job 7461:
==> flow/design.v <==
module multiplier  #(parameter width = 16)
   ( input    signed  [width-1 : 0] multiplicand,
     input    signed  [width-1 : 0] multiplier,   
     output   signed  [2 * width - 1 : 0] product
   ) ;
   assign  product = multiplicand * multiplier ;
endmodule
module  adder  #(parameter width = 32)  
		( input   signed [width-1 : 0] a ,
		  input   signed [width-1 : 0] b , 
		  output  signed [width-1 : 0] sum
		) ;
    assign   sum = a + b ;
endmodule
module accumulator #(parameter width = 32) 
	(input    clk,
     	 input    ena,
         input    reset,
         input	  signed [width - 1 : 0] acc_in,
   	 output   reg signed [width - 1 : 0] acc_out
	) ;
   always @(posedge clk) begin
      if (reset)  acc_out <= 0 ;
      else if (ena) acc_out <= acc_in ;
   end
endmodule
module mac_demo(input    clk, 
           input    reset, 
           input    ena,
   	   input    signed [16-1 : 0] k,
           input    signed [16-1 : 0] x,   
           output   signed [2 * 16 - 1 : 0] acc_out
          ) ;
           wire     signed [2 * 16 - 1 : 0] p ;
           wire     signed [2 * 16 - 1 : 0] acc_in ;
   multiplier  #(.width(16)) mult_0(.multiplicand(k),
                                          .multiplier(x),
                       			  .product(p)
                			  ) ;
   adder     #(.width(2*16)) add_0(.a(p),
                			 .b(acc_out),
                			 .sum(acc_in)
               				) ;
   accumulator  #(.width(2*16))  acc_0(.clk(clk),
                   			     .reset(reset),
                   			     .ena(ena),
                   			     .acc_in(acc_in),
                   			     .acc_out(acc_out)
                   			) ;
endmodule
make LEC_CHECK=0 CAP_MARGIN=20 CORE_ASPECT_RATIO=0.54 CORE_MARGIN=2 CORE_UTILIZATION=58 GPL_ROUTABILITY_DRIVEN=0 GPL_TIMING_DRIVEN=1 MAX_ROUTING_LAYER=met4 PLACE_DENSITY_LB_ADDON=0.22 SETUP_SLACK_MARGIN=-0.19 SLEW_MARGIN=35 TNS_END_PERCENT=40 finish   # period 6.16 ns
run.sh (not shown) runs the stock make flow with config.mk's settings and CLKGATE_MAP_FILE=.
The layout from job 7461, despite a flow that completed every stage, fails the layout checks, with the failing checks listed as negative setup slack.
Relative to job 7461, the following input files were edited for job 8812:
- CORE_UTILIZATION: 58 -> 40
- PLACE_DENSITY_LB_ADDON: 0.22 -> unset
- SETUP_SLACK_MARGIN: -0.19 -> unset
- TNS_END_PERCENT: 40 -> unset
- SLEW_MARGIN: 35 -> 20
- CORE_ASPECT_RATIO: 0.54 -> unset
- GPL_TIMING_DRIVEN: 1 -> unset
- GPL_ROUTABILITY_DRIVEN: 0 -> unset
- MAX_ROUTING_LAYER: met4 -> unset
- the clock period (ns, I/O delays scaled along): 6.16 -> 7.0
- Job 8812: PASS, flow complete, no timing, DRC or antenna violations
- In job 7461 the implementation completed, yet the final layout does not meet the checks, the culprit being negative setup slack.
- Worst hold slack: job 8812 > job 7461
- Level count of the clock H-tree came out exactly the same in job 8812 and job 7461.
- On met2 track demand over resource in global routing, the higher figure sits with job 7461, not job 8812.
- Job 7461 reports its capture point of the worst path as acc_0.acc_out[26]$_SDFFE_PP0P_ while job 8812 reports acc_0.acc_out[28]$_SDFFE_PP0P_.
- In job 8812 the floorplan die area turned out 9500 um2 higher than in job 7461.
- Setup slack in job 8812 is larger than in job 7461.
Setup changes, job 8812 to job 2786
- putting CTS_CLUSTER_SIZE at 28 where nothing was set
- swapping 40 for 69 in CORE_UTILIZATION
- swapping 7.0 for 4.52 in the clock period (ns, I/O delays scaled along)
## What came out
- global routing (5_1_grt): job 2786 exited with error
- Compared with job 8812, job 2786 shows post-cts sizing count that has gone up by more than 100%.
- Re final estimated routing congestion in global placement: job 8812 was lower than job 2786.
- On netlist area before placement, job 2786 and job 8812 are neck and neck.
- Compared with job 8812, in job 2786 floorplan core area went down 42%; horizontal extent of the die dropped 23%; number of cell rows fell by 15; number of instances in the placed design went down about 7%.
- Diff job 2786..job 8812 | average cell area after synthesis | unchanged
- Relative to job 8812, die size has gone down in job 2786.
- Row height of the chip: job 2786 lower / job 8812 higher
